### design/flow/run.sh
#!/bin/bash
# the make line also repeats each setting of config.mk as NAME=value (left out here)
make -C /OpenROAD-flow-scripts/flow DESIGN_CONFIG=/design/flow/config.mk WORK_HOME=/design/flow/orfs CLKGATE_MAP_FILE= finish
### design/flow/config.mk
export PLATFORM = sky130hd
export DESIGN_NAME = TOP_VIEW
export DESIGN_NICKNAME = TOP_VIEW
export VERILOG_FILES = /design/flow/design.v
export SDC_FILE = /design/flow/constraint.sdc
export NUM_CORES = 4
export LEC_CHECK = 0
export CAP_MARGIN = 20
export CORE_MARGIN = 2
export CORE_UTILIZATION = 40
export SETUP_SLACK_MARGIN = 3.93
export SLEW_MARGIN = 20
### design/flow/constraint.sdc
create_clock -name core_clock -period 35.1 [get_ports {clk}]
set_input_delay 7.0200 -clock core_clock [delete_from_list [all_inputs] [get_ports {clk}]]
set_output_delay 7.0200 -clock core_clock [all_outputs]
set_load 0.01 [all_outputs]
### design/flow/design.v
module DECODER_UNIT
(input wire [1:0]            alu_fun,
output reg arith_enable,logic_enable,comp_enable,shift_enable);
  always@(*)
  begin
    arith_enable = 1'b0;
    logic_enable = 1'b0;
    comp_enable = 1'b0;
    shift_enable = 1'b0;
    case(alu_fun)
      4'b00:arith_enable = 1'b1;
      4'b01:logic_enable = 1'b1;
      4'b10:comp_enable = 1'b1;
      4'b11:shift_enable = 1'b1;
      default: begin
            arith_enable = 1'b0;
            logic_enable = 1'b0;
            comp_enable =1'b 0;
            shift_enable = 1'b0;
        end
      endcase
  end
endmodule
module ARITHMATIC_UNIT#(parameter alu_width =16)
(
  input wire [alu_width-1:0]  A,B,
  input wire                  clk,rst,
  input wire arith_enable,
  input wire [1:0]            alu_fun,
  output reg                  arith_flag,carry_out,
  output reg [alu_width-1:0]  arith_out);
reg [alu_width:0] arith_out_reg;
wire carry_out_reg;
reg arith_flag_reg;  
always@(posedge clk or negedge rst)
begin
  if(!rst)
    begin
    arith_out <= 16'b0;
    carry_out <= 16'b0;
    arith_flag <= 16'b0;
    end
  else
   begin
    arith_out <= arith_out_reg[alu_width-1:0];
    carry_out <= carry_out_reg;
    arith_flag <= arith_flag_reg;
   end 
end
always@(*)
  begin
    arith_out_reg   = 1'b0  ;
    arith_flag_reg  = 1'b0 ;
      if(arith_enable)
        begin
    case(alu_fun)  
    4'b00:begin
    arith_out_reg   = A+B  ;
    arith_flag_reg  = 1'b1 ;
            end
    4'b01:begin
    arith_out_reg   = A-B  ;
    arith_flag_reg  = 1'b1 ;
           end
    4'b10:begin
    arith_out_reg   = A*B  ;
    arith_flag_reg  = 1'b1 ;
            end
    4'b11:begin
    arith_out_reg   = (B == 0) ? {1'b0, {alu_width{1'b1}}} : A/B  ;
    arith_flag_reg  = 1'b1 ;
           end
          endcase
          end    
end
assign carry_out_reg = arith_out_reg[alu_width] ;
endmodule
module LOGIC_UNIT#(parameter alu_width =16)
(
  input wire [alu_width-1:0]  A,B,
  input wire                  clk,rst,
  input wire logic_enable,
  input wire [1:0]            alu_fun,
  output reg                  logic_flag,
  output reg [alu_width-1:0]  logic_out);
reg [alu_width-1:0] logic_out_reg;
reg logic_flag_reg;
always @ (posedge clk or negedge rst)
 begin 
   if (!rst)
     begin
      logic_out  <= 'b0 ;
      logic_flag <= 'b0 ;	
	 end
   else
     begin   
      logic_out  <= logic_out_reg ;
      logic_flag <= logic_flag_reg ;
	 end
 end	
always@(*)
begin
    logic_out_reg  = 1'b0  ;
    logic_flag_reg = 1'b0 ;
    if(logic_enable)
        begin
    case(alu_fun)  
    4'b00:begin
    logic_out_reg   = A&B  ;
    logic_flag_reg  = 1'b1 ;
            end
    4'b01:begin
    logic_out_reg   = A|B  ;
    logic_flag_reg  = 1'b1 ;
           end
    4'b10:begin
    logic_out_reg   = ~(A&B) ;
    logic_flag_reg  = 1'b1 ;
            end
    4'b11:begin
    logic_out_reg   = ~(A|B) ;
    logic_flag_reg  = 1'b1 ;
           end
          endcase
          end            
end 
endmodule
module comparsion_unit#(parameter alu_width =16)
(
  input wire [alu_width-1:0]  A,B,
  input wire                  clk,rst,
  input wire comp_enable,
  input wire [1:0]            alu_fun,
  output reg                  comp_flag,
  output reg [alu_width-1:0]  comp_out);
reg comp_out_reg ;
reg  comp_flag_reg ;
always @ (posedge clk or negedge rst)
 begin 
   if (!rst)
     begin
      comp_out  <= 'b0 ;
      comp_flag <= 'b0 ;	
	 end
   else
     begin   
      comp_out  <= comp_out_reg ;
      comp_flag <= comp_flag_reg ;
	 end
 end
always@(*)
    begin
      comp_out_reg = 1'b0;
      comp_flag_reg = 1'b0;
      if(comp_enable)
        begin
  case(alu_fun)
      4'b00:begin
      comp_out_reg = 1'b0;
      comp_flag_reg = 1'b1;
      end 
      4'b01:begin
        comp_flag_reg  = 1'b1;
        if(A==B)
           begin
    comp_out_reg = 1'b1;
          end
       else
          begin
    comp_out_reg   = 1'b0;
          end
        end
    4'b10:begin
      comp_flag_reg  = 1'b1 ;
      if(A > B)
        begin
    comp_out_reg   = 1'b1;
        end
    else
        begin
    comp_out_reg   = 1'b0;
        end
        end
    4'b11:begin
      comp_flag_reg  = 1'b1;
      if(A < B)
          begin
    comp_out_reg   = 16'b1;
          end
    else
          begin
    comp_out_reg   = 1'b0;
          end
      end
   endcase
          end
   end
  endmodule
module shift_unit#(parameter alu_width =16)
(
  input wire [alu_width-1:0]  A,B,
  input wire                  clk,rst,
  input wire                shift_enable,
  input wire [1:0]            alu_fun,
  output reg                  shift_flag,
  output reg [alu_width-1:0]  shift_out);
reg [alu_width-1:0]  shift_out_reg ;
reg shift_flag_reg ;
always @ (posedge clk or negedge rst)
 begin 
   if (!rst)
     begin
      shift_out  <= 'b0 ;
      shift_flag <= 'b0 ;	
	 end
   else
     begin   
      shift_out  <= shift_out_reg ;
      shift_flag <= shift_flag_reg ;
	 end
 end
   always@(*)
begin
        shift_out_reg = 1'b0;
        shift_flag_reg = 1'b0;
      if(shift_enable)
        begin
      case(alu_fun)  
        4'b00:begin
        shift_flag_reg = 1'b1;
        shift_out_reg = A >> 1;
        end
        4'b01:begin
        shift_out_reg = A << 1;
        shift_flag_reg = 1'b1;
        end
        4'b10:begin
        shift_flag_reg = 1'b1;
        shift_out_reg = B >> 1;
         end
        4'b11:begin
        shift_flag_reg = 1'b1;
        shift_out_reg = B << 1;
        end
      endcase
end
end 
endmodule
module TOP_VIEW#(parameter alu_width =16)
(
  input wire [alu_width-1:0]    A,B,
  input wire                    clk,rst,
  input wire [3:0]              alu_fun,
  output wire                   arith_flag,carry_out,logic_flag,comp_flag,shift_flag,
  output wire [alu_width-1:0]   arith_out,logic_out,comp_out,shift_out
  );
wire                  comp_enable ;
wire                  shift_enable ;
wire                  logic_enable ;
wire                  arith_enable ;
  DECODER_UNIT U_decoder(
  .alu_fun(alu_fun[3:2]),
  .arith_enable(arith_enable),
  .logic_enable(logic_enable),
  .shift_enable(shift_enable),
  .comp_enable(comp_enable)
  );
  ARITHMATIC_UNIT U_arithmatic(
  .A(A),
  .arith_enable(arith_enable),
  .B(B),
  .clk(clk),
  .rst(rst),
  .alu_fun(alu_fun[1:0]),
  .arith_out(arith_out),
  .arith_flag(arith_flag),
  .carry_out(carry_out)
  );
   LOGIC_UNIT U_logic(
  .A(A),
  .logic_enable(logic_enable),
  .B(B),
  .clk(clk),
  .rst(rst),
  .alu_fun(alu_fun[1:0]),
  .logic_out(logic_out),
  .logic_flag(logic_flag)
   );
   comparsion_unit U_comp (
  .A(A),
  .comp_enable(comp_enable),
  .B(B),
  .clk(clk),
  .rst(rst),
  .alu_fun(alu_fun[1:0]),
  .comp_out(comp_out),
  .comp_flag(comp_flag)
  );
  shift_unit U_shift(
  .A(A),
  .shift_enable(shift_enable),
  .B(B),
  .clk(clk),
  .rst(rst),
  .alu_fun(alu_fun[1:0]),
  .shift_out(shift_out),
  .shift_flag(shift_flag)
  );
endmodule
==> results of run 1 <==
-- metrics by stage --
stage	hold WS [ns]	utilization (%)	worst slack, ns	std cells
4_1_cts	6.864	49.98	2.546	2766
5_1_grt	6.910	52.43	1.509	2834
6_report	6.841	52.43	2.699	2834
2_1_floorplan	6.724	-	3.131	2069
3_3_place_gp	7.189	45.95	0.1329	2652
3_5_place_dp	7.197	45.95	-0.2677	2652
-- repair_timing --
action	CTS	global route
hold buffers	0	0
pin swaps	86	123
gates cloned	1	0
setup buffers	105	68
resized	147	128
endpoints found under the setup margin	2	2
-- routing by layer --
layer	vias to the layer above	global-route usage [%]	share of wire [%]	wire (um)
li1	7628	-	-	-
met4	2	8.325	3.2	1931
met5	-	0	0.018	11
met2	711	47.64	46	28310
met3	156	3.183	7.1	4366
met1	8052	38.72	43	26610
-- final cells by class --
class	instances	area, um^2	area share, %
Multi-Input combinational cell	1710	15230	72.77
Timing Repair Buffer	333	2754	13.16
Sequential cell	54	1351	6.457
Inverter	204	787.0	3.761
Tap cell	525	656.9	3.139
Clock buffer	5	125.1	0.5979
Clock inverter	3	25.02	0.1196
==> flow_summary.ini, run 1 <==
; yosys + openroad results
[timing]
tns_ns = 0
fmax_ghz = 0.03086
period_minus_slack_ns = 32.40
rsz0062_at_grt = true
hold_viol_final = 0
tightest_slew_ns = 1.093
drv_slew = 0
finalSetupViolCount = 0
slew_headroom_pct = 26.87
fin_crit_sh_pct = 92.31

[logic_synthesis]
top_area_cell = ha_1
compound_area_share_pct = 19.29
yosys.area_share.adder_pct = 31.22
synth-edff-count = 0
synthTopLogicFamily = adder cells
syn-cell-area_um2 = 16220
syn_area_per_cell_um2 = 7.895
synth_flop_count = 54
ys_sh_mux_pct = 5.872
yosys_warnings = 5
common_cells = 251 x ha_1, 242 x nor2_1, 199 x inv_1
synthXorXnorAreaFrac_pct = 7.940
synth_async_sr_flop_share_pct = 100.0
synth.top_cell.area_share_pct = 19.37
yosys-stat-area_um2 = 16220
topCellsByArea = ha_1 19%, fa_1 12%, dfrtp_1 8.3%, xnor2_1 5.7%, nor2_1 5.6%
flop_cell = dfrtp_1
syn_inst = 2054
synth_seq_share_pct = 8.333
yosys_cells = 2054
yosysMostFrequentCell = ha_1
simple_gate_share_pct = 19.76
ys_types = 103

[global_route]
grt_use_total_pct = 28.50
grt_pass1_vias = 16220
grt_pass1_wl_mm = 92.76
grt_start_max_net_pins = 83
antenna_found_initial = 1
grt_remaining_overflow = 0

[die]
num_rows = 73
num_io_pins = 107
chip_area_um2 = 42160
fp.dieH_um = 205.3
die_w_um = 205.3
core-area_um2 = 39910
initCoreUtil_pct = 40.63

[critical_path]
critical-path-max-stage-delay_ns = 0.64
crit_start = B[12]
critPathLaunchType = primary input
crit_path_end_kind = register
cp.required_ns = 35.31
critical_path_class = primary input to register
cp_top_family = AND-OR/OR-AND gates
path_buffers = 13
worstPathArrival_ns = 32.61
critical_path_cell_count = 126
endpoint = U_arithmatic.arith_out[0]
slowest_stage = or4_4
cp_max_fo = 9

[placed_design]
io_buffers = 91
dp_hpwl_mm = 44.84
place_congestion = 0.9760
place_area_um2 = 18340

[route]
wl_per_cell_um = 21.61
vias = 16550
wl_mm = 61.23
avgViaCountPerCell = 5.839
drc = 0
antenna_left = 0
antenna_cells = 0
first_pass_iters = 6
drtIter0Drc = 1229

[clock_tree]
clock_path_buffers = 2
clock-sinks = 54
root_buffer = clkbuf_16
h-tree-depth = 2
cts_tree = built
path_clk_slew_ns = 0.09
cts_made_buffers = 5

[power]
intPower_uw = 397.8
power_density_nw_per_um2 = 38.75
swShare_pct = 50.96
seqPwrFrac_pct = 8.5
comb_power_uw = 689
power.switching_uw = 413.3
vdd_drop_max_v = 0.00006240
power_leader = combinational logic
clk-power_uw = 52.8
combPwrFrac_pct = 85.0
finalPower_uw = 811.0
powerSeq_uw = 69.1
leakage_nw = 9.605
p_clk_share_pct = 6.5

[worst_hold_path]
hp-class = primary input to asynchronous set/reset pin

[layout]
synthToLayoutAreaGrowth_pct = 29.06
nNetsFinal = 2693
nFillCells = 3693
fin_area_um2 = 20930

[status]
status = complete, no violations

[job]
maxCapViolCount = 0
warning_count = 64
==> run 2: changes to the inputs <==
CTS_CLUSTER_DIAMETER = 20   (was not set)
GPL_TIMING_DRIVEN = 0   (was not set)
MAX_ROUTING_LAYER = met4   (was not set)
MIN_ROUTING_LAYER = met2   (was not set)
SETUP_SLACK_MARGIN = 5.0   (was 3.93)
TNS_END_PERCENT = 35   (was not set)
clock period = 36.0 ns   (was 35.1 ns; I/O delays follow)
==> flow_summary.ini, run 2 <==
; yosys + openroad results
[placed_design]
dp_hpwl_mm = 51.12
io_buffers = 89
place_congestion = 1.018
place_area_um2 = 18450
dp_slack_ns = -2.387

[timing]
tightest_slew_ns = 1.351
hold_viol_final = 0
fmax_ghz = 0.02964
rsz0062_at_grt = true
finalSetupViolCount = 0
slew_headroom_pct = 7.574
hold_slack_ns = 6.960
fin_crit_sh_pct = 93.72
drv_slew = 0
fin_ws_ns = 2.262
period_minus_slack_ns = 33.74

[logic_synthesis]
ys_sh_mux_pct = 5.872
yosys.area_share.adder_pct = 31.22
topCellsByArea = ha_1 19%, fa_1 12%, dfrtp_1 8.3%, xnor2_1 5.7%, nor2_1 5.6%
synth-edff-count = 0
top_area_cell = ha_1
synth_flop_count = 54
syn-cell-area_um2 = 16220
synthTopLogicFamily = adder cells
yosysMostFrequentCell = ha_1
synth.top_cell.area_share_pct = 19.37
synth_async_sr_flop_share_pct = 100.0
simple_gate_share_pct = 19.76
ys_types = 103
syn_area_per_cell_um2 = 7.895
syn_inst = 2054
synthXorXnorAreaFrac_pct = 7.940
synth_seq_share_pct = 8.333
flop_cell = dfrtp_1
yosys-stat-area_um2 = 16220
common_cells = 251 x ha_1, 242 x nor2_1, 199 x inv_1
yosys_cells = 2054
compound_area_share_pct = 19.29
yosys_warnings = 5

[clock_tree]
path_clk_slew_ns = 0.09
root_buffer = clkbuf_16
clock-sinks = 54
h-tree-depth = 2
cts_made_buffers = 5
clock_path_buffers = 2
postCtsHoldBufs = 0
cts_tree = built

[worst_hold_path]
hp-class = primary input to asynchronous set/reset pin

[critical_path]
cp.required_ns = 36.18
endpoint = U_arithmatic.arith_out[0]
crit_start = B[6]
critPathLaunchType = primary input
cp_max_fo = 8
path_buffers = 33
critical_path_cell_count = 145
cp_top_family = AND-OR/OR-AND gates
critical_path_class = primary input to register
crit_path_end_kind = register
critical-path-max-stage-delay_ns = 0.60
cp_common_cell = buf_4
slowest_stage = or4_4
worstPathArrival_ns = 33.91

[power]
power.switching_uw = 443.3
intPower_uw = 398.6
swShare_pct = 52.65
combPwrFrac_pct = 86.0
leakage_nw = 10.01
powerSeq_uw = 67.4
power_density_nw_per_um2 = 38.54
power_leader = combinational logic
seqPwrFrac_pct = 8.0
p_clk_share_pct = 6.0
comb_power_uw = 724
vdd_drop_max_v = 0.00004125
clk-power_uw = 50.7

[route]
antenna_left = 0
first_pass_iters = 10
wl_per_cell_um = 24.79
drc = 0
avgViaCountPerCell = 7.997
vias = 23460
wl_mm = 72.71
drtIter0Drc = 5279

[global_route]
grt_pass1_vias = 25170
grt_use_total_pct = 54.42
grt_start_max_net_pins = 55
antenna_found_initial = 0
grt_remaining_overflow = 0
grt_pass1_wl_mm = 106.9

[layout]
fin_area_um2 = 21840
synthToLayoutAreaGrowth_pct = 34.71
nFillCells = 3706
postLayoutCoreUtil_pct = 54.73
nNetsFinal = 2788

[die]
die_w_um = 205.3
num_rows = 73
fp.dieH_um = 205.3
core-area_um2 = 39910
num_io_pins = 107
chip_area_um2 = 42160
initCoreUtil_pct = 40.63

[job]
warning_count = 64
maxCapViolCount = 0

[status]
status = complete, no violations
## run 2: layout make-up
| class | instances | area [um^2] | area share, % |
|---|---|---|---|
| tap | 525 | 656.9 | 3.007 |
| multi-input combinational | 1710 | 15360 | 70.33 |
| timing repair inverter | 2 | 25.02 | 0.1146 |
| antenna | 5 | 12.51 | 0.05728 |
| clock inverter | 2 | 15.01 | 0.06873 |
| timing repair buffer | 325 | 2766 | 12.66 |
| sequential | 54 | 1351 | 6.186 |
| clock buffer | 5 | 125.1 | 0.5728 |
| buffer | 101 | 694.4 | 3.179 |
| inverter | 204 | 834.6 | 3.820 |
## run 2: per-layer routing
metal / wire, um / global-route usage, % / share of wire, % / vias up
met5: 0 / - / 0 / -
met1: 0 / - / 0 / 8058
li1: - / - / - / 7766
met3: 29920 / 69.46 / 41 / 1096
met4: 10100 / 15.52 / 14 / 0
met2: 32680 / 61.22 / 45 / 6536
## run 2: what timing repair did
item / 4_1_cts / 5_1_grt
pin swaps: 124 / 131
gates cloned: 4 / 1
buffers inserted: 155 / 76
endpoints found under the hold margin: 0 / 0
gates resized: 276 / 100
endpoints found under the setup margin: 4 / 3
## run 2: stage by stage
stage | TNS (ns) | power (mW) | cells
3_5_place_dp | -2.764 | 0.6902 | 2685
6_report | 0 | 0.8420 | 2933
4_1_cts | 0 | 0.7799 | 2851
3_3_place_gp | -2.916 | 0.6870 | 2683
2_1_floorplan | 0 | 0.5279 | 2069
5_1_grt | 0 | 0.9036 | 2928
==> run 3: changes to the inputs <==
ABC_AREA = 1   (was not set)
CORE_UTILIZATION = 66   (was 40)
CTS_CLUSTER_DIAMETER = 45   (was 20)
GPL_TIMING_DRIVEN = not set   (was 0)
MAX_ROUTING_LAYER = not set   (was met4)
MIN_ROUTING_LAYER = not set   (was met2)
PLACE_DENSITY_LB_ADDON = 0.02   (was not set)
SETUP_SLACK_MARGIN = not set   (was 5.0)
TNS_END_PERCENT = 5   (was 35)
clock period = 29.1 ns   (was 36.0 ns; I/O delays follow)
==> flow_summary.ini, run 3 <==
; flow metrics
[status]
status = did not finish
stop_stage = global routing (5_1_grt)
stop_error = [ERROR GRT-0232] Routing congestion too high. Check the congestion heatmap in the GUI.

[logic_synthesis]
yosys_cells = 2405
synthTopLogicFamily = adder cells
top_area_cell = ha_1
synth-edff-count = 0
yosys_warnings = 5
yosysMostFrequentCell = nand2_1
flop_cell = dfrtp_1
syn_inst = 2405
synth_async_sr_flop_share_pct = 100.0
compound_area_share_pct = 16.85
synth_seq_share_pct = 8.360
synthXorXnorAreaFrac_pct = 6.936
yosys-stat-area_um2 = 16160
simple_gate_share_pct = 22.12
syn_area_per_cell_um2 = 6.721
ys_sh_mux_pct = 0.06193
syn-cell-area_um2 = 16160
synth_flop_count = 54
synth.top_cell.area_share_pct = 19.43
common_cells = 565 x nand2_1, 435 x inv_1, 251 x ha_1
ys_types = 64
topCellsByArea = ha_1 19%, nand2_1 13%, fa_1 12%, inv_1 10%, dfrtp_1 8.4%
yosys.area_share.adder_pct = 31.32

[clock_tree]
cts_made_buffers = 5
postCtsHoldBufs = 0
clock-sinks = 54
h-tree-depth = 2
root_buffer = clkbuf_16
clock_path_buffers = 2

[die]
chip_area_um2 = 25760
num_io_pins = 107
core-area_um2 = 24180
num_rows = 57
initCoreUtil_pct = 66.85
die_w_um = 160.5
fp.dieH_um = 160.5

[global_route]
grt_remaining_overflow = 279
grt_use_total_pct = 87.85

[placed_design]
numPlacedInstances = 3104
place_congestion = 1.038
io_buffers = 91
dp_hpwl_mm = 46.87
## run 3: per-layer routing
layer,global-route usage (%),GRT overflow
met3,75.83,6
met4,94.35,90
met2,100.9,175
met1,85.51,7
met5,46.40,1
## run 3: per-stage QoR
stage / power (mW) / area (um^2) / setup TNS, ns / util (%) / worst slack, ns
2_1_floorplan: 0.5974 / 16480 / 0 / - / 0.01111
3_3_place_gp: 0.8219 / 20060 / -0.5012 / 82.97 / -0.5012
3_5_place_dp: 0.8768 / 20060 / -2.479 / 82.97 / -2.006
4_1_cts: 0.9846 / 21800 / -0.1849 / 90.16 / -0.1849
## run 3: timing repair
action                     4_1_cts
gates cloned                     3
setup buffers                  119
pin swaps                      135
setup endpoints to repair        2
resized                        183
==> run 4: changes to the inputs <==
ABC_AREA = not set   (was 1)
CORE_UTILIZATION = 40   (was 66)
CTS_CLUSTER_DIAMETER = not set   (was 45)
PLACE_DENSITY_LB_ADDON = not set   (was 0.02)
TNS_END_PERCENT = not set   (was 5)
clock period = 24.9 ns   (was 29.1 ns; I/O delays follow)
==> flow_summary.ini, run 4 <==
; yosys + openroad results
[status]
status = complete, but fails checks
failed_checks = setup timing

[timing]
fmax_ghz = 0.03364
hold_viol_final = 0
period_minus_slack_ns = 29.73
finalSetupViolCount = 3
slew_headroom_pct = 36.92
rsz0062_at_grt = true
fin_crit_sh_pct = 119.4
fin_ws_ns = -4.829
tightest_slew_ns = 0.9452
drv_slew = 0
hold_slack_ns = 4.798

[logic_synthesis]
topCellsByArea = ha_1 19%, fa_1 12%, dfrtp_1 8.3%, xnor2_1 5.7%, nor2_1 5.6%
yosys-stat-area_um2 = 16220
synth-edff-count = 0
flop_cell = dfrtp_1
synthXorXnorAreaFrac_pct = 7.940
yosysMostFrequentCell = ha_1
syn_area_per_cell_um2 = 7.895
yosys_cells = 2054
common_cells = 251 x ha_1, 242 x nor2_1, 199 x inv_1
synth_async_sr_flop_share_pct = 100.0
syn_inst = 2054
ys_sh_mux_pct = 5.872
synthTopLogicFamily = adder cells
simple_gate_share_pct = 19.76
syn-cell-area_um2 = 16220
synth_flop_count = 54
yosys.area_share.adder_pct = 31.22
synth.top_cell.area_share_pct = 19.37
synth_seq_share_pct = 8.333
ys_types = 103
compound_area_share_pct = 19.29
top_area_cell = ha_1
yosys_warnings = 5

[die]
num_io_pins = 107
core-area_um2 = 39910
num_rows = 73
chip_area_um2 = 42160
initCoreUtil_pct = 40.63
fp.dieH_um = 205.3
die_w_um = 205.3

[critical_path]
cp.required_ns = 25.10
cp_top_family = AND-OR/OR-AND gates
slowest_stage = or4_4
critical-path-max-stage-delay_ns = 0.61
crit_start = B[0]
cp_common_cell = ha_4
path_buffers = 18
cp_max_fo = 8
critical_path_class = primary input to register
critPathLaunchType = primary input
endpoint = U_arithmatic.arith_out[0]
critical_path_cell_count = 129
crit_path_end_kind = register
worstPathArrival_ns = 29.93

[route]
vias = 17530
wl_mm = 64.52
first_pass_iters = 5
antenna_cells = 0
wl_per_cell_um = 20.47
drc = 0
antenna_left = 0
drtIter0Drc = 1319
avgViaCountPerCell = 5.563

[power]
clk-power_uw = 76.3
powerSeq_uw = 97.4
finalPower_mw = 1.220
leakage_nw = 11.29
intPower_uw = 623.7
power_leader = combinational logic
p_clk_share_pct = 6.3
power.switching_uw = 595.9
combPwrFrac_pct = 85.8
swShare_pct = 48.86
power_density_nw_per_um2 = 51.74
seqPwrFrac_pct = 8.0
comb_power_mw = 1.05
vdd_drop_max_v = 0.00007067

[layout]
postLayoutCoreUtil_pct = 59.05
synthToLayoutAreaGrowth_pct = 45.36
nNetsFinal = 3011
nFillCells = 3511

[placed_design]
place_congestion = 0.9583
io_buffers = 91
dp_hpwl_mm = 49.22

[clock_tree]
cts_made_buffers = 5
clock_path_buffers = 2
postCtsHoldBufs = 0
cts_tree = built
h-tree-depth = 2
clock-sinks = 54
path_clk_slew_ns = 0.09
root_buffer = clkbuf_16

[global_route]
grt_start_max_net_pins = 71
grt_remaining_overflow = 0
grt_use_total_pct = 29.75
grt_pass1_wl_mm = 96.39
grt_pass1_vias = 17310
antenna_found_initial = 1

[worst_hold_path]
hp-class = primary input to asynchronous set/reset pin

[job]
maxCapViolCount = 0
warning_count = 64
[run 4: final cells by class]
| class | count | area, um^2 | share of cell area [%] |
|---|---|---|---|
| Multi-Input combinational cell | 1710 | 15370 | 65.20 |
| Timing Repair Buffer | 651 | 5254 | 22.29 |
| Sequential cell | 54 | 1351 | 5.733 |
| Inverter | 204 | 787.0 | 3.339 |
| Tap cell | 525 | 656.9 | 2.787 |
| Clock buffer | 5 | 125.1 | 0.5308 |
| Clock inverter | 3 | 28.78 | 0.1221 |
[run 4: metal layers]
layer,global-route usage (%),vias to the layer above,part of all wire (%),wire (um)
met5,0,-,0.020,13
met4,8.402,2,3.2,2085
met3,4.482,133,7.9,5104
met2,49.63,697,46,29850
met1,39.87,8436,43,27470
li1,-,8265,-,-
[run 4: timing repair]
action,in CTS,in global routing
pin swaps,38,135
setup endpoints to repair,4,4
cloned,0,1
resized,55,238
setup buffers,27,60
endpoints found under the hold margin,0,0
[run 4: metrics by stage]
stage                     TNS, ns  setup slack, ns  instances  area [um^2]
final                      -9.395           -4.829       3152        23570
after global routing       -12.73           -6.003       3152        23570
after CTS                  -11.06           -5.496       3095        22010
after detailed placement   -14.67           -6.540       3060        21450
after global placement     -12.83           -5.959       3060        21450
after floorplan            -9.466           -4.976       2069        16870
==> run 5: changes to the inputs <==
CORE_UTILIZATION = 68   (was 40)
CTS_CLUSTER_SIZE = 96   (was not set)
PLACE_DENSITY = 0.36   (was not set)
clock period = 41.6 ns   (was 24.9 ns; I/O delays follow)
==> flow_summary.ini, run 5 <==
; yosys + openroad results
[status]
status = complete, no violations

[timing]
finalSetupViolCount = 0
hold_viol_final = 0
fin_crit_sh_pct = 94.52
drv_slew = 0
fmax_ghz = 0.02543
slew_headroom_pct = 27.34
tns_ns = 0
tightest_slew_ns = 1.088
rsz0062_at_grt = false
period_minus_slack_ns = 39.32
fin_ws_ns = 2.281

[power]
intPower_uw = 315.3
power_leader = combinational logic
power_density_nw_per_um2 = 36.76
vdd_drop_max_v = 0.00005577
combPwrFrac_pct = 83.6
p_clk_share_pct = 7.5
powerSeq_uw = 57.9
power.switching_uw = 333.7
comb_power_uw = 542
clk-power_uw = 48.6
swShare_pct = 51.42
seqPwrFrac_pct = 8.9
leakage_nw = 8.417

[logic_synthesis]
ys_types = 103
ys_sh_mux_pct = 5.872
flop_cell = dfrtp_1
synthXorXnorAreaFrac_pct = 7.940
common_cells = 251 x ha_1, 242 x nor2_1, 199 x inv_1
yosys_cells = 2054
simple_gate_share_pct = 19.76
yosys-stat-area_um2 = 16220
yosys_warnings = 5
synth_flop_count = 54
compound_area_share_pct = 19.29
syn_inst = 2054
syn_area_per_cell_um2 = 7.895
synth_async_sr_flop_share_pct = 100.0
synth.top_cell.area_share_pct = 19.37
synthTopLogicFamily = adder cells
synth_seq_share_pct = 8.333
top_area_cell = ha_1
topCellsByArea = ha_1 19%, fa_1 12%, dfrtp_1 8.3%, xnor2_1 5.7%, nor2_1 5.6%
synth-edff-count = 0
syn-cell-area_um2 = 16220
yosysMostFrequentCell = ha_1
yosys.area_share.adder_pct = 31.22

[global_route]
antenna_found_initial = 1
grt_use_total_pct = 44.44
grt_start_max_net_pins = 73
grt_pass1_vias = 15600
grt_remaining_overflow = 0
grt_pass1_wl_mm = 85.30

[layout]
nFillCells = 1820
nNetsFinal = 2488
synthToLayoutAreaGrowth_pct = 8.866

[critical_path]
slowest_stage = o41a_1
crit_start = B[0]
cp.required_ns = 41.79
path_buffers = 13
cp_max_fo = 19
endpoint = U_arithmatic.arith_out[0]
critPathLaunchType = primary input
critical_path_cell_count = 132
crit_path_end_kind = register
critical_path_class = primary input to register
cp_top_family = AND-OR/OR-AND gates
cp_common_cell = ha_1
worstPathArrival_ns = 39.51
critical-path-max-stage-delay_ns = 0.65

[die]
num_io_pins = 107
chip_area_um2 = 25100
die_w_um = 158.4
initCoreUtil_pct = 69.08
fp.dieH_um = 158.4
core-area_um2 = 23470
num_rows = 56

[job]
warning_count = 63
maxCapViolCount = 0

[clock_tree]
cts_tree = built
clock-sinks = 54
h-tree-depth = 2
root_buffer = clkbuf_16
cts_made_buffers = 5
clock_path_buffers = 2
path_clk_slew_ns = 0.08

[route]
antenna_left = 0
drc = 0
first_pass_iters = 8
drtIter0Drc = 1759
wl_mm = 55.08
vias = 16140
avgViaCountPerCell = 6.653
wl_per_cell_um = 22.70

[placed_design]
place_congestion = 1.037
dp_slack_ns = 0.8617
io_buffers = 91
dp_hpwl_mm = 42.02

[worst_hold_path]
hp-class = primary input to asynchronous set/reset pin
-- run 5: timing repair --
| item | in CTS | in global routing |
|---|---|---|
| endpoints found under the setup margin | 0 | 2 |
| setup buffers | 0 | 2 |
| hold buffers | 0 | 0 |
| gates resized | 0 | 21 |
-- run 5: cell type report --
cell class                 count  area, um^2  share of cell area (%)
antenna                        3       7.507                 0.04253
clock buffer                   6       128.9                  0.7300
clock inverter                 2       37.54                  0.2126
inverter                     204       765.7                   4.338
tap                          319       399.1                   2.261
multi-input combinational   1710       13770                   78.03
sequential                    54        1351                   7.655
timing repair buffer         128        1189                   6.733
-- run 5: metal layers --
| layer | wire length [um] | vias up | GRT usage (%) |
|---|---|---|---|
| met5 | 0 | - | 0 |
| met4 | 2858 | 0 | 22.48 |
| met3 | 7817 | 259 | 13.64 |
| met2 | 23620 | 1105 | 66.87 |
| met1 | 20790 | 7565 | 57.72 |
| li1 | - | 7210 | - |
-- run 5: through the flow --
stage                     hold slack [ns]  cell area, um^2  power, mW  std cells  util [%]
final                               8.151            17650     0.6490       2426     75.21
after global routing                8.220            17650     0.7045       2423     75.18
after CTS                           8.172            17540     0.6326       2421     74.74
after detailed placement            8.486            17380     0.5811       2413     74.03
after global placement              8.470            17380     0.5724       2413     74.03
after floorplan                     8.024            16270     0.4486       2069         -
==> run 6: changes to the inputs <==
ABC_AREA = 1   (was not set)
CAP_MARGIN = 30   (was 20)
CELL_PAD_IN_SITES_DETAIL_PLACEMENT = 1   (was not set)
CELL_PAD_IN_SITES_GLOBAL_PLACEMENT = 2   (was not set)
CORE_MARGIN = 4   (was 2)
CORE_UTILIZATION = 56   (was 68)
CTS_CLUSTER_SIZE = 62   (was 96)
GPL_ROUTABILITY_DRIVEN = 0   (was not set)
GPL_TIMING_DRIVEN = 1   (was not set)
MAX_ROUTING_LAYER = met4   (was not set)
MIN_ROUTING_LAYER = met2   (was not set)
PLACE_DENSITY = 0.92   (was 0.36)
SETUP_SLACK_MARGIN = 5.0   (was not set)
SLEW_MARGIN = 10   (was 20)
TNS_END_PERCENT = 5   (was not set)
clock period = 49.3 ns   (was 41.6 ns; I/O delays follow)
==> flow_summary.ini, run 6 <==
; flow metrics
[logic_synthesis]
simple_gate_share_pct = 22.12
synth_async_sr_flop_share_pct = 100.0
yosys_warnings = 5
topCellsByArea = ha_1 19%, nand2_1 13%, fa_1 12%, inv_1 10%, dfrtp_1 8.4%
synthTopLogicFamily = adder cells
synth_seq_share_pct = 8.360
flop_cell = dfrtp_1
synth.top_cell.area_share_pct = 19.43
syn-cell-area_um2 = 16160
yosys_cells = 2405
top_area_cell = ha_1
yosys-stat-area_um2 = 16160
ys_sh_mux_pct = 0.06193
synthXorXnorAreaFrac_pct = 6.936
common_cells = 565 x nand2_1, 435 x inv_1, 251 x ha_1
syn_area_per_cell_um2 = 6.721
synth-edff-count = 0
yosys.area_share.adder_pct = 31.32
synth_flop_count = 54
compound_area_share_pct = 16.85
yosysMostFrequentCell = nand2_1
ys_types = 64
syn_inst = 2405

[die]
chip_area_um2 = 31640
fp.dieH_um = 177.9
initCoreUtil_pct = 57.39
die_w_um = 177.9
num_rows = 61
core-area_um2 = 28160

[status]
stop_stage = global placement without I/O (3_1_place_gp_skip_io)
status = did not finish
stop_error = [ERROR GPL-0301] Utilization 111.904 % exceeds 100%.
==> run 7: changes to the inputs <==
CAP_MARGIN = 20   (was 30)
CELL_PAD_IN_SITES_DETAIL_PLACEMENT = not set   (was 1)
CELL_PAD_IN_SITES_GLOBAL_PLACEMENT = not set   (was 2)
CORE_MARGIN = 2   (was 4)
CORE_UTILIZATION = 62   (was 56)
CTS_CLUSTER_DIAMETER = 294   (was not set)
CTS_CLUSTER_SIZE = 96   (was 62)
GPL_ROUTABILITY_DRIVEN = not set   (was 0)
GPL_TIMING_DRIVEN = not set   (was 1)
MAX_ROUTING_LAYER = not set   (was met4)
MIN_ROUTING_LAYER = not set   (was met2)
PLACE_DENSITY = 0.36   (was 0.92)
SETUP_SLACK_MARGIN = not set   (was 5.0)
SLEW_MARGIN = 20   (was 10)
TNS_END_PERCENT = not set   (was 5)
clock period = 20.4 ns   (was 49.3 ns; I/O delays follow)
==> flow_summary.ini, run 7 <==
; flow metrics
[status]
status = did not finish
stop_stage = global routing (5_1_grt)
stop_error = [ERROR GRT-0232] Routing congestion too high. Check the congestion heatmap in the GUI.

[clock_tree]
postCtsHoldBufs = 0
cts_made_buffers = 5
h-tree-depth = 2
clock-sinks = 54
root_buffer = clkbuf_16
clock_path_buffers = 2

[logic_synthesis]
ys_types = 64
simple_gate_share_pct = 22.12
synth_flop_count = 54
synth-edff-count = 0
flop_cell = dfrtp_1
synth.top_cell.area_share_pct = 19.43
yosys_cells = 2405
syn_area_per_cell_um2 = 6.721
topCellsByArea = ha_1 19%, nand2_1 13%, fa_1 12%, inv_1 10%, dfrtp_1 8.4%
top_area_cell = ha_1
yosys_warnings = 5
syn_inst = 2405
yosys-stat-area_um2 = 16160
syn-cell-area_um2 = 16160
yosys.area_share.adder_pct = 31.32
compound_area_share_pct = 16.85
synth_seq_share_pct = 8.360
yosysMostFrequentCell = nand2_1
ys_sh_mux_pct = 0.06193
synthXorXnorAreaFrac_pct = 6.936
common_cells = 565 x nand2_1, 435 x inv_1, 251 x ha_1
synthTopLogicFamily = adder cells
synth_async_sr_flop_share_pct = 100.0

[die]
num_rows = 59
num_io_pins = 107
die_w_um = 165.5
initCoreUtil_pct = 62.56
fp.dieH_um = 165.5
chip_area_um2 = 27380
core-area_um2 = 25840

[global_route]
grt_use_total_pct = 90.90
grt_remaining_overflow = 529

[placed_design]
place_congestion = 1.051
dp_slack_ns = -8.228
numPlacedInstances = 3184
io_buffers = 91
dp_hpwl_mm = 45.95
==> run 7: timing repair <==
item	CTS
endpoints found under the setup margin	5
buffers inserted	174
pin swaps	188
resized	260
cloned	3
==> run 7: stage by stage <==
step	hold WS [ns]	TNS [ns]	power, mW	cell area, um^2
CTS	3.937	-15.67	1.447	23170
detailed placement	4.252	-23.99	1.258	20860
global placement	4.236	-19.28	1.198	20860
floorplan	3.784	-16.70	0.8644	16810
==> run 7: routing by layer <==
layer / overflow / GRT usage, %
met5: 8 / 56.06
met4: 168 / 96.39
met3: 21 / 79.80
met2: 304 / 103.3
met1: 28 / 88.28
==> run 8: changes to the inputs <==
ABC_AREA = not set   (was 1)
CORE_UTILIZATION = 58   (was 62)
CTS_CLUSTER_DIAMETER = 40   (was 294)
CTS_CLUSTER_SIZE = 86   (was 96)
PLACE_DENSITY = not set   (was 0.36)
SETUP_SLACK_MARGIN = 4.58   (was not set)
TNS_END_PERCENT = 5   (was not set)
clock period = 18.4 ns   (was 20.4 ns; I/O delays follow)
==> flow_summary.ini, run 8 <==
; yosys + openroad results
[critical_path]
critPathLaunchType = primary input
crit_start = B[0]
cp.required_ns = 18.58
critical-path-max-stage-delay_ns = 0.56
path_buffers = 16
cp_common_cell = ha_1
critical_path_cell_count = 132
worstPathArrival_ns = 29.72
crit_path_end_kind = register
cp_max_fo = 7
cp_top_family = AND-OR/OR-AND gates
slowest_stage = or4_4
critical_path_class = primary input to register
endpoint = U_arithmatic.arith_out[0]

[power]
vdd_drop_max_v = 0.0001057
power_density_nw_per_um2 = 73.26
power.switching_uw = 789.4
intPower_uw = 809.8
leakage_nw = 10.80
combPwrFrac_pct = 85.5
p_clk_share_pct = 6.3
powerSeq_uw = 132
clk-power_uw = 100
comb_power_mw = 1.37
seqPwrFrac_pct = 8.2
power_leader = combinational logic
swShare_pct = 49.36

[placed_design]
place_congestion = 0.9984
dp_hpwl_mm = 48.28
numPlacedInstances = 2929
place_area_um2 = 21340
io_buffers = 91

[global_route]
grt_start_max_net_pins = 83
antenna_found_initial = 3
grt_pass1_wl_mm = 94.77
grt_use_total_pct = 41.58
grt_pass1_vias = 17870
grt_remaining_overflow = 0

[logic_synthesis]
synthTopLogicFamily = adder cells
common_cells = 251 x ha_1, 242 x nor2_1, 199 x inv_1
yosys_cells = 2054
synth_async_sr_flop_share_pct = 100.0
compound_area_share_pct = 19.29
synth_seq_share_pct = 8.333
yosys.area_share.adder_pct = 31.22
syn_inst = 2054
synth-edff-count = 0
yosysMostFrequentCell = ha_1
synth_flop_count = 54
flop_cell = dfrtp_1
yosys-stat-area_um2 = 16220
syn-cell-area_um2 = 16220
synthXorXnorAreaFrac_pct = 7.940
syn_area_per_cell_um2 = 7.895
ys_sh_mux_pct = 5.872
yosys_warnings = 5
top_area_cell = ha_1
simple_gate_share_pct = 19.76
synth.top_cell.area_share_pct = 19.37
ys_types = 103
topCellsByArea = ha_1 19%, fa_1 12%, dfrtp_1 8.3%, xnor2_1 5.7%, nor2_1 5.6%

[status]
status = complete, but fails checks
failed_checks = setup timing

[die]
initCoreUtil_pct = 58.69
chip_area_um2 = 29310
core-area_um2 = 27630
num_io_pins = 107
fp.dieH_um = 171.2
die_w_um = 171.2
num_rows = 61

[timing]
tightest_slew_ns = 0.9998
rsz0062_at_grt = true
slew_headroom_pct = 33.34
finalSetupViolCount = 6
fin_crit_sh_pct = 160.5
hold_viol_final = 0
fin_ws_ns = -11.13
period_minus_slack_ns = 29.53
fmax_ghz = 0.03386
drv_slew = 0
tns_ns = -38.29

[layout]
synthToLayoutAreaGrowth_pct = 34.62
layout.area.comb_um2 = 14300
nNetsFinal = 2965
nFillCells = 2018
ff_latch_area_um2 = 1351
fin_cells = 2959
fin_area_um2 = 21830

[route]
antenna_cells = 0
wl_per_cell_um = 20.51
antenna_left = 0
wl_mm = 60.69
avgViaCountPerCell = 6.021
drtIter0Drc = 1644
first_pass_iters = 5
drc = 0
vias = 17820

[job]
warning_count = 66
maxCapViolCount = 0

[clock_tree]
postCtsHoldBufs = 0
root_buffer = clkbuf_16
clock_path_buffers = 2
cts_tree = built
cts_made_buffers = 5
path_clk_slew_ns = 0.08
h-tree-depth = 2
clock-sinks = 54

[worst_hold_path]
hp-class = primary input to asynchronous set/reset pin
-- run 8: per-stage QoR --
stage                     setup WS (ns)  total power [mW]  utilization, %  hold WS (ns)
final                            -11.13             1.599           79.01         3.506
after global routing             -12.68             1.726           79.01         3.582
after CTS                        -10.92             1.565           78.55         3.530
after detailed placement         -11.84             1.449           77.24         3.847
after global placement           -10.85             1.411           77.24         3.838
after floorplan                  -10.23             1.033               -         3.384
-- run 8: per-layer routing --
layer / track usage [%] / wire [um] / up-vias / part of all wire [%]
li1: - / - / 8178 / -
met1: 52.31 / 23510 / 8393 / 39
met2: 68.13 / 27140 / 977 / 45
met3: 9.641 / 6738 / 263 / 11
met4: 18.42 / 3276 / 4 / 5.4
met5: 0 / 23 / - / 0.038
-- run 8: layout make-up --
class                      count  share of cell area [%]
multi-input combinational   1710                   65.51
timing repair buffer         605                   21.84
sequential                    54                   6.190
inverter                     204                   3.605
tap                          378                   2.167
clock buffer                   5                  0.5732
clock inverter                 3                  0.1089
-- run 8: repair_timing --
action / 4_1_cts / 5_1_grt
gates resized: 27 / 18
buffers inserted: 12 / 10
pin swaps: 25 / 22
setup endpoints to repair: 9 / 10
==> run 9: changes to the inputs <==
ABC_AREA = 1   (was not set)
CELL_PAD_IN_SITES_DETAIL_PLACEMENT = 0   (was not set)
CELL_PAD_IN_SITES_GLOBAL_PLACEMENT = 0   (was not set)
CORE_UTILIZATION = 71   (was 58)
CTS_CLUSTER_DIAMETER = 354   (was 40)
CTS_CLUSTER_SIZE = 15   (was 86)
HOLD_SLACK_MARGIN = -0.09   (was not set)
MIN_ROUTING_LAYER = met1   (was not set)
PLACE_DENSITY_LB_ADDON = 0.13   (was not set)
SETUP_SLACK_MARGIN = -0.84   (was 4.58)
TNS_END_PERCENT = 35   (was 5)
clock period = 28.4 ns   (was 18.4 ns; I/O delays follow)
==> flow_summary.ini, run 9 <==
; flow metrics
[logic_synthesis]
yosys_warnings = 5
yosys.area_share.adder_pct = 31.32
yosys_cells = 2405
synth_seq_share_pct = 8.360
synth_async_sr_flop_share_pct = 100.0
synthTopLogicFamily = adder cells
ys_sh_mux_pct = 0.06193
common_cells = 565 x nand2_1, 435 x inv_1, 251 x ha_1
synth_flop_count = 54
compound_area_share_pct = 16.85
synthXorXnorAreaFrac_pct = 6.936
simple_gate_share_pct = 22.12
syn_inst = 2405
yosys-stat-area_um2 = 16160
syn_area_per_cell_um2 = 6.721
yosysMostFrequentCell = nand2_1
flop_cell = dfrtp_1
synth.top_cell.area_share_pct = 19.43
synth-edff-count = 0
top_area_cell = ha_1
topCellsByArea = ha_1 19%, nand2_1 13%, fa_1 12%, inv_1 10%, dfrtp_1 8.4%
syn-cell-area_um2 = 16160
ys_types = 64

[status]
stop_error = [ERROR GRT-0116] Global routing finished with congestion. Check the congestion regions in the DRC Viewer.
status = did not finish
stop_stage = global routing (5_1_grt)

[die]
core-area_um2 = 22500
initCoreUtil_pct = 71.83
chip_area_um2 = 23990
fp.dieH_um = 154.9
die_w_um = 154.9
num_rows = 55
num_io_pins = 107

[clock_tree]
cts_made_buffers = 5
root_buffer = clkbuf_16
postCtsHoldBufs = 0
h-tree-depth = 2
clock_path_buffers = 2
clock-sinks = 54

[global_route]
grt_use_total_pct = 80.26
grt_remaining_overflow = 193

[placed_design]
numPlacedInstances = 3097
place_area_um2 = 20040
place_congestion = 1.076
dp_slack_ns = -2.595
dp_hpwl_mm = 46.29
io_buffers = 91
-- run 9: metrics by stage --
step | util (%) | total power, mW
after floorplan | - | 0.6059
after global placement | 89.07 | 0.8286
after detailed placement | 89.07 | 0.8945
after CTS | 95.79 | 1.022
-- run 9: what timing repair did --
item | 4_1_cts
pin swaps | 82
setup endpoints to repair | 2
buffers inserted | 114
gates resized | 162
cloned | 6
-- run 9: per-layer routing --
layer / global-route usage (%) / overflow
met1: 77.88 / 3
met2: 98.58 / 110
met5: 23.40 / 0
met3: 62.48 / 5
met4: 88.27 / 75
==> run 10: changes to the inputs <==
ABC_AREA = not set   (was 1)
CELL_PAD_IN_SITES_DETAIL_PLACEMENT = not set   (was 0)
CELL_PAD_IN_SITES_GLOBAL_PLACEMENT = not set   (was 0)
CORE_UTILIZATION = 58   (was 71)
CTS_CLUSTER_DIAMETER = 400   (was 354)
CTS_CLUSTER_SIZE = 99   (was 15)
HOLD_SLACK_MARGIN = not set   (was -0.09)
MIN_ROUTING_LAYER = not set   (was met1)
PLACE_DENSITY_LB_ADDON = not set   (was 0.13)
SETUP_SLACK_MARGIN = not set   (was -0.84)
TNS_END_PERCENT = not set   (was 35)
clock period = 15.4 ns   (was 28.4 ns; I/O delays follow)
==> flow_summary.ini, run 10 <==
; yosys + openroad results
[status]
status = complete, but fails checks
failed_checks = setup timing

[placed_design]
place_area_um2 = 21550
io_buffers = 91
dp_slack_ns = -14.03
place_congestion = 1.010
dp_hpwl_mm = 48.63

[timing]
drv_slew = 0
fmax_ghz = 0.03367
fin_ws_ns = -14.30
period_minus_slack_ns = 29.70
tightest_slew_ns = 0.9157
slew_headroom_pct = 38.81
rsz0062_at_grt = true
tns_ns = -60.74
finalSetupViolCount = 8
fin_crit_sh_pct = 192.9
hold_viol_final = 0

[power]
comb_power_mw = 1.79
finalPower_mw = 2.069
power_leader = combinational logic
leakage_nw = 11.69
p_clk_share_pct = 5.7
clk-power_uw = 119
power_density_nw_per_um2 = 85.41
vdd_drop_max_v = 0.0001440
power.switching_mw = 1.037
seqPwrFrac_pct = 7.6
intPower_mw = 1.032
powerSeq_uw = 158
combPwrFrac_pct = 86.6
swShare_pct = 50.13

[logic_synthesis]
syn_area_per_cell_um2 = 7.895
synth_async_sr_flop_share_pct = 100.0
synth_seq_share_pct = 8.333
yosys.area_share.adder_pct = 31.22
top_area_cell = ha_1
simple_gate_share_pct = 19.76
yosys-stat-area_um2 = 16220
yosys_warnings = 5
synth.top_cell.area_share_pct = 19.37
ys_types = 103
synthTopLogicFamily = adder cells
syn_inst = 2054
synthXorXnorAreaFrac_pct = 7.940
synth_flop_count = 54
yosys_cells = 2054
compound_area_share_pct = 19.29
topCellsByArea = ha_1 19%, fa_1 12%, dfrtp_1 8.3%, xnor2_1 5.7%, nor2_1 5.6%
syn-cell-area_um2 = 16220
yosysMostFrequentCell = ha_1
common_cells = 251 x ha_1, 242 x nor2_1, 199 x inv_1
flop_cell = dfrtp_1
synth-edff-count = 0
ys_sh_mux_pct = 5.872

[route]
drc = 0
drtIter0Drc = 2843
avgViaCountPerCell = 6.684
vias = 20670
wl_per_cell_um = 25.39
wl_mm = 78.53
antenna_left = 0
first_pass_iters = 7

[critical_path]
slowest_stage = or4_4
crit_path_end_kind = register
worstPathArrival_ns = 29.91
critPathLaunchType = primary input
path_buffers = 16
critical-path-max-stage-delay_ns = 0.58
cp_top_family = AND-OR/OR-AND gates
cp_max_fo = 8
critical_path_class = primary input to register
endpoint = U_arithmatic.arith_out[0]
cp.required_ns = 15.60
crit_start = B[8]
critical_path_cell_count = 134

[layout]
layout.area.comb_um2 = 15550
fin_area_um2 = 24230
ff_latch_area_um2 = 1351
nFillCells = 1339
synthToLayoutAreaGrowth_pct = 49.41
nNetsFinal = 3096
postLayoutCoreUtil_pct = 87.69

[global_route]
grt_pass1_wl_mm = 100.6
grt_start_max_net_pins = 88
grt_remaining_overflow = 0
antenna_found_initial = 4
grt_pass1_vias = 18880
grt_use_total_pct = 44.41

[die]
chip_area_um2 = 29310
initCoreUtil_pct = 58.69
num_io_pins = 107
num_rows = 61
fp.dieH_um = 171.2
core-area_um2 = 27630
die_w_um = 171.2

[worst_hold_path]
hp-class = primary input to asynchronous set/reset pin

[job]
warning_count = 66
maxCapViolCount = 0

[clock_tree]
root_buffer = clkbuf_16
clock_path_buffers = 2
path_clk_slew_ns = 0.09
clock-sinks = 54
postCtsHoldBufs = 0
cts_tree = built
cts_made_buffers = 5
h-tree-depth = 2
[run 10: per-stage QoR]
| stage | hold slack [ns] | cells |
|---|---|---|
| floorplan | 2.784 | 2069 |
| global placement | 3.235 | 2949 |
| detailed placement | 3.245 | 2949 |
| CTS | 2.924 | 3041 |
| global route | 2.981 | 3091 |
| finish | 2.914 | 3093 |
[run 10: what timing repair did]
action	CTS	global route
gates cloned	1	0
hold endpoints to repair	0	0
pin swaps	85	125
endpoints found under the setup margin	8	8
resized	185	178
buffers inserted	84	53
[run 10: layout make-up]
cell class	instances	share of cell area [%]
Multi-Input combinational cell	1711	64.20
Timing Repair Buffer	735	24.35
Sequential cell	54	5.577
Inverter	204	3.248
Tap cell	378	1.952
Clock buffer	5	0.5164
Clock inverter	3	0.1188
Antenna cell	3	0.03099
[run 10: metal layers]
| metal | vias up | GRT usage [%] | wire length, um |
|---|---|---|---|
| li1 | 8440 | - | - |
| met1 | 9509 | 54.44 | 26430 |
| met2 | 1970 | 71.84 | 32990 |
| met3 | 754 | 9.917 | 11380 |
| met4 | 0 | 25.90 | 7731 |
| met5 | - | 0 | 0 |
==> run 11: changes to the inputs <==
ABC_AREA = 1   (was not set)
CELL_PAD_IN_SITES_DETAIL_PLACEMENT = 0   (was not set)
CELL_PAD_IN_SITES_GLOBAL_PLACEMENT = 0   (was not set)
CORE_UTILIZATION = 71   (was 58)
CTS_CLUSTER_DIAMETER = 259   (was 400)
CTS_CLUSTER_SIZE = 15   (was 99)
HOLD_SLACK_MARGIN = -0.09   (was not set)
MIN_ROUTING_LAYER = met1   (was not set)
PLACE_DENSITY_LB_ADDON = 0.13   (was not set)
SETUP_SLACK_MARGIN = -0.84   (was not set)
TNS_END_PERCENT = 35   (was not set)
clock period = 30.2 ns   (was 15.4 ns; I/O delays follow)
==> flow_summary.ini, run 11 <==
; yosys + openroad results
[timing]
slew_headroom_pct = 12.78
fin_crit_sh_pct = 105.2
finalSetupViolCount = 2
fin_ws_ns = -1.573
hold_viol_final = 0
drv_slew = 0
tightest_slew_ns = 1.295
fmax_ghz = 0.03147
period_minus_slack_ns = 31.77

[critical_path]
cp.required_ns = 30.36
path_buffers = 29
crit_start = B[10]
cp_top_family = simple AND/OR/NAND/NOR gates
worstPathArrival_ns = 31.94
critPathLaunchType = primary input
critical_path_cell_count = 209
slowest_stage = ha_1
cp_common_cell = nand2_1
critical_path_class = primary input to register
critical-path-max-stage-delay_ns = 0.36
crit_path_end_kind = register
cp_max_fo = 8
endpoint = U_arithmatic.arith_out[0]

[logic_synthesis]
top_area_cell = ha_1
yosys_cells = 2405
yosysMostFrequentCell = nand2_1
synthXorXnorAreaFrac_pct = 6.936
yosys.area_share.adder_pct = 31.32
synth-edff-count = 0
synthTopLogicFamily = adder cells
yosys-stat-area_um2 = 16160
syn-cell-area_um2 = 16160
synth_async_sr_flop_share_pct = 100.0
yosys_warnings = 5
topCellsByArea = ha_1 19%, nand2_1 13%, fa_1 12%, inv_1 10%, dfrtp_1 8.4%
synth_seq_share_pct = 8.360
syn_area_per_cell_um2 = 6.721
syn_inst = 2405
compound_area_share_pct = 16.85
flop_cell = dfrtp_1
common_cells = 565 x nand2_1, 435 x inv_1, 251 x ha_1
simple_gate_share_pct = 22.12
ys_types = 64
ys_sh_mux_pct = 0.06193
synth_flop_count = 54
synth.top_cell.area_share_pct = 19.43

[route]
antenna_left = 0
wl_per_cell_um = 21.58
first_pass_iters = 8
drtIter0Drc = 2204
avgViaCountPerCell = 6.420
vias = 18460
drc = 0
wl_mm = 62.04

[die]
fp.dieH_um = 154.9
chip_area_um2 = 23990
core-area_um2 = 22500
die_w_um = 154.9
num_io_pins = 107
num_rows = 55
initCoreUtil_pct = 71.83

[placed_design]
place_area_um2 = 17800
place_congestion = 1.079
io_buffers = 91
dp_hpwl_mm = 40.12

[clock_tree]
cts_made_buffers = 5
path_clk_slew_ns = 0.07
h-tree-depth = 2
cts_tree = built
clock_path_buffers = 2
clock-sinks = 54
root_buffer = clkbuf_16
postCtsHoldBufs = 0

[power]
clk-power_uw = 66.2
seqPwrFrac_pct = 8.9
vdd_drop_max_v = 0.00005678
leakage_nw = 10.87
swShare_pct = 53.86
powerSeq_uw = 80.9
comb_power_uw = 763
intPower_uw = 420.0
combPwrFrac_pct = 83.8
power_leader = combinational logic
power_density_nw_per_um2 = 46.24
power.switching_uw = 490.2
p_clk_share_pct = 7.3

[global_route]
grt_use_total_pct = 43.39
antenna_found_initial = 3
grt_pass1_wl_mm = 82.79
grt_pass1_vias = 16720
grt_remaining_overflow = 0
grt_start_max_net_pins = 55

[layout]
postLayoutCoreUtil_pct = 87.47
fin_area_um2 = 19680
synthToLayoutAreaGrowth_pct = 21.78
nNetsFinal = 2973
nFillCells = 1221

[job]
warning_count = 61
maxCapViolCount = 0

[status]
failed_checks = setup timing
status = complete, but fails checks

[worst_hold_path]
hp-class = primary input to asynchronous set/reset pin
==> run 11: layout make-up <==
class                      count  area (um^2)  area share, %
multi-input combinational   1788        13750          69.84
timing repair buffer         259         2241          11.38
inverter                     480         1819          9.242
sequential                    54         1351          6.865
tap                          285        356.6          1.812
clock buffer                   6        128.9         0.6547
clock inverter                 2        37.54         0.1907
antenna                        1        2.502        0.01271
==> run 11: timing repair <==
item                       4_1_cts  5_1_grt
setup endpoints to repair        1        2
setup buffers                    0       65
pin swaps                        0      126
cloned                           0        5
resized                          3      263
hold endpoints to repair         0        0
==> run 11: through the flow <==
step | std cells | hold WS, ns | setup WS [ns] | TNS, ns | power, mW
2_1_floorplan | 2420 | 5.744 | 0.2188 | 0 | 0.5690
3_3_place_gp | 2802 | 6.188 | 0.007855 | 0 | 0.7264
3_5_place_dp | 2802 | 6.208 | -1.219 | -1.219 | 0.7530
4_1_cts | 2810 | 5.894 | -0.8383 | -0.8383 | 0.8235
5_1_grt | 2874 | 5.952 | -2.628 | -3.654 | 0.9864
6_report | 2875 | 5.857 | -1.573 | -1.605 | 0.9101
==> run 11: routing by layer <==
layer	up-vias	share of wire [%]	track usage (%)
met4	2	10	27.87
met3	592	13	9.025
met2	1505	43	72.19
li1	7961	-	-
met5	-	0.018	0
met1	8398	33	51.11
==> run 12: changes to the inputs <==
ABC_AREA = not set   (was 1)
CELL_PAD_IN_SITES_DETAIL_PLACEMENT = not set   (was 0)
CELL_PAD_IN_SITES_GLOBAL_PLACEMENT = not set   (was 0)
CORE_UTILIZATION = 58   (was 71)
CTS_CLUSTER_DIAMETER = not set   (was 259)
CTS_CLUSTER_SIZE = not set   (was 15)
HOLD_SLACK_MARGIN = not set   (was -0.09)
MIN_ROUTING_LAYER = not set   (was met1)
PLACE_DENSITY_LB_ADDON = not set   (was 0.13)
SETUP_SLACK_MARGIN = 4.51   (was -0.84)
TNS_END_PERCENT = not set   (was 35)
clock period = 23.8 ns   (was 30.2 ns; I/O delays follow)
==> flow_summary.ini, run 12 <==
; yosys + openroad results
[route]
vias = 20950
drtIter0Drc = 2887
wl_mm = 80.46
avgViaCountPerCell = 6.723
antenna_left = 0
drc = 0
first_pass_iters = 7
wl_per_cell_um = 25.82

[clock_tree]
h-tree-depth = 2
cts_tree = built
clock_path_buffers = 2
clock-sinks = 54
root_buffer = clkbuf_16
cts_made_buffers = 5
path_clk_slew_ns = 0.08

[timing]
tightest_slew_ns = 0.9774
drv_slew = 0
period_minus_slack_ns = 32.08
hold_viol_final = 0
fin_crit_sh_pct = 134.8
rsz0062_at_grt = true
fin_ws_ns = -8.284
hold_slack_ns = 4.589
finalSetupViolCount = 5
fmax_ghz = 0.03117
slew_headroom_pct = 34.68

[placed_design]
io_buffers = 91
dp_hpwl_mm = 48.23
place_congestion = 1.009
numPlacedInstances = 2927
dp_slack_ns = -7.271

[critical_path]
slowest_stage = or4_4
crit_start = B[14]
crit_path_end_kind = register
critical-path-max-stage-delay_ns = 0.61
critical_path_class = primary input to register
cp_max_fo = 11
critPathLaunchType = primary input
endpoint = U_arithmatic.arith_out[0]
cp_common_cell = buf_4
cp.required_ns = 23.98
critical_path_cell_count = 137
worstPathArrival_ns = 32.26
cp_top_family = AND-OR/OR-AND gates
path_buffers = 30

[logic_synthesis]
synthTopLogicFamily = adder cells
synthXorXnorAreaFrac_pct = 7.940
synth.top_cell.area_share_pct = 19.37
topCellsByArea = ha_1 19%, fa_1 12%, dfrtp_1 8.3%, xnor2_1 5.7%, nor2_1 5.6%
syn-cell-area_um2 = 16220
yosys-stat-area_um2 = 16220
compound_area_share_pct = 19.29
yosysMostFrequentCell = ha_1
yosys_warnings = 5
ys_sh_mux_pct = 5.872
yosys.area_share.adder_pct = 31.22
yosys_cells = 2054
top_area_cell = ha_1
synth-edff-count = 0
synth_seq_share_pct = 8.333
simple_gate_share_pct = 19.76
syn_inst = 2054
flop_cell = dfrtp_1
syn_area_per_cell_um2 = 7.895
ys_types = 103
common_cells = 251 x ha_1, 242 x nor2_1, 199 x inv_1
synth_async_sr_flop_share_pct = 100.0
synth_flop_count = 54

[layout]
fin_cells = 3116
nNetsFinal = 3114
layout.area.comb_um2 = 15450
ff_latch_area_um2 = 1351
postLayoutCoreUtil_pct = 87.94
synthToLayoutAreaGrowth_pct = 49.83
nFillCells = 1361

[global_route]
grt_use_total_pct = 46.56
grt_remaining_overflow = 0
grt_start_max_net_pins = 89
antenna_found_initial = 7
grt_pass1_wl_mm = 104.9
grt_pass1_vias = 19540

[die]
num_io_pins = 107
num_rows = 61
core-area_um2 = 27630
chip_area_um2 = 29310
fp.dieH_um = 171.2
die_w_um = 171.2
initCoreUtil_pct = 58.69

[power]
combPwrFrac_pct = 86.8
seqPwrFrac_pct = 7.5
p_clk_share_pct = 5.8
swShare_pct = 50.67
power.switching_uw = 691.7
intPower_uw = 673.5
powerSeq_uw = 102
leakage_nw = 11.75
comb_power_mw = 1.18
power_leader = combinational logic
clk-power_uw = 78.5
power_density_nw_per_um2 = 56.19
vdd_drop_max_v = 0.00008234

[worst_hold_path]
hp-class = primary input to asynchronous set/reset pin

[status]
status = complete, but fails checks
failed_checks = setup timing

[job]
maxCapViolCount = 0
warning_count = 66
-- run 12: metal layers --
layer	up-vias	GRT usage (%)	routed length, um
met2	2040	73.51	33690
met3	819	10.77	11820
li1	8487	-	-
met5	-	0	84
met1	9600	56.39	26500
met4	2	32.13	8372
-- run 12: final cells by class --
class	instances	share of cell area, %
Sequential cell	54	5.562
Tap cell	378	1.947
Antenna cell	8	0.08240
Clock inverter	3	0.1184
Multi-Input combinational cell	1710	63.59
Timing Repair Buffer	754	24.95
Inverter	204	3.239
Clock buffer	5	0.5150
-- run 12: what timing repair did --
item | in CTS | in global routing
endpoints found under the setup margin | 7 | 7
gates resized | 183 | 148
hold endpoints to repair | 0 | 0
buffers inserted | 118 | 55
pin swaps | 154 | 117
hold buffers | 0 | 0
-- run 12: per-stage QoR --
| stage | cell area (um^2) | power [mW] | TNS, ns |
|---|---|---|---|
| floorplan | 16900 | 0.7997 | -12.20 |
| global placement | 21370 | 1.098 | -16.07 |
| detailed placement | 21370 | 1.121 | -17.99 |
| CTS | 23190 | 1.242 | -12.49 |
| global route | 24280 | 1.445 | -23.49 |
| finish | 24300 | 1.365 | -22.41 |
==> run 13: changes to the inputs <==
ABC_AREA = 1   (was not set)
CORE_UTILIZATION = 69   (was 58)
CTS_CLUSTER_DIAMETER = 52   (was not set)
PLACE_DENSITY = 0.65   (was not set)
SETUP_SLACK_MARGIN = 5.0   (was 4.51)
TNS_END_PERCENT = 65   (was not set)
clock period = 32.5 ns   (was 23.8 ns; I/O delays follow)
==> flow_summary.ini, run 13 <==
; flow metrics
[die]
num_io_pins = 107
initCoreUtil_pct = 69.48
core-area_um2 = 23260
chip_area_um2 = 24660
die_w_um = 157.1
num_rows = 56
fp.dieH_um = 157.1

[logic_synthesis]
top_area_cell = ha_1
synthXorXnorAreaFrac_pct = 6.936
synth.top_cell.area_share_pct = 19.43
ys_types = 64
synth-edff-count = 0
flop_cell = dfrtp_1
common_cells = 565 x nand2_1, 435 x inv_1, 251 x ha_1
topCellsByArea = ha_1 19%, nand2_1 13%, fa_1 12%, inv_1 10%, dfrtp_1 8.4%
synth_async_sr_flop_share_pct = 100.0
simple_gate_share_pct = 22.12
synth_seq_share_pct = 8.360
yosys-stat-area_um2 = 16160
yosys_warnings = 5
ys_sh_mux_pct = 0.06193
synthTopLogicFamily = adder cells
syn_area_per_cell_um2 = 6.721
compound_area_share_pct = 16.85
yosysMostFrequentCell = nand2_1
synth_flop_count = 54
syn-cell-area_um2 = 16160
syn_inst = 2405
yosys.area_share.adder_pct = 31.32
yosys_cells = 2405

[clock_tree]
root_buffer = clkbuf_16
postCtsHoldBufs = 0
clock_path_buffers = 2
clock-sinks = 54
h-tree-depth = 2
cts_made_buffers = 5

[placed_design]
place_congestion = 1.044
dp_slack_ns = -0.3950
io_buffers = 91
place_area_um2 = 17720
dp_hpwl_mm = 40.30

[global_route]
grt_remaining_overflow = 169
grt_use_total_pct = 79.98

[status]
stop_stage = global routing (5_1_grt)
stop_error = [ERROR GRT-0232] Routing congestion too high. Check the congestion heatmap in the GUI.
status = did not finish
[run 13: per-stage QoR]
step	utilization, %	total power, mW	cells	TNS [ns]
after floorplan	-	0.5366	2420	0
after global placement	76.16	0.6760	2781	0
after detailed placement	76.16	0.6982	2781	-0.3950
after CTS	85.07	0.8071	2925	0
[run 13: layer usage]
metal,GRT overflow,track usage [%]
met3,7,65.45
met1,5,79.03
met2,86,95.38
met4,71,81.13
met5,0,42.65
[run 13: what timing repair did]
action,4_1_cts
endpoints found under the setup margin,3
setup buffers,125
pin swaps,133
gates cloned,12
resized,207
Power is estimated from default activity; no workload was simulated.
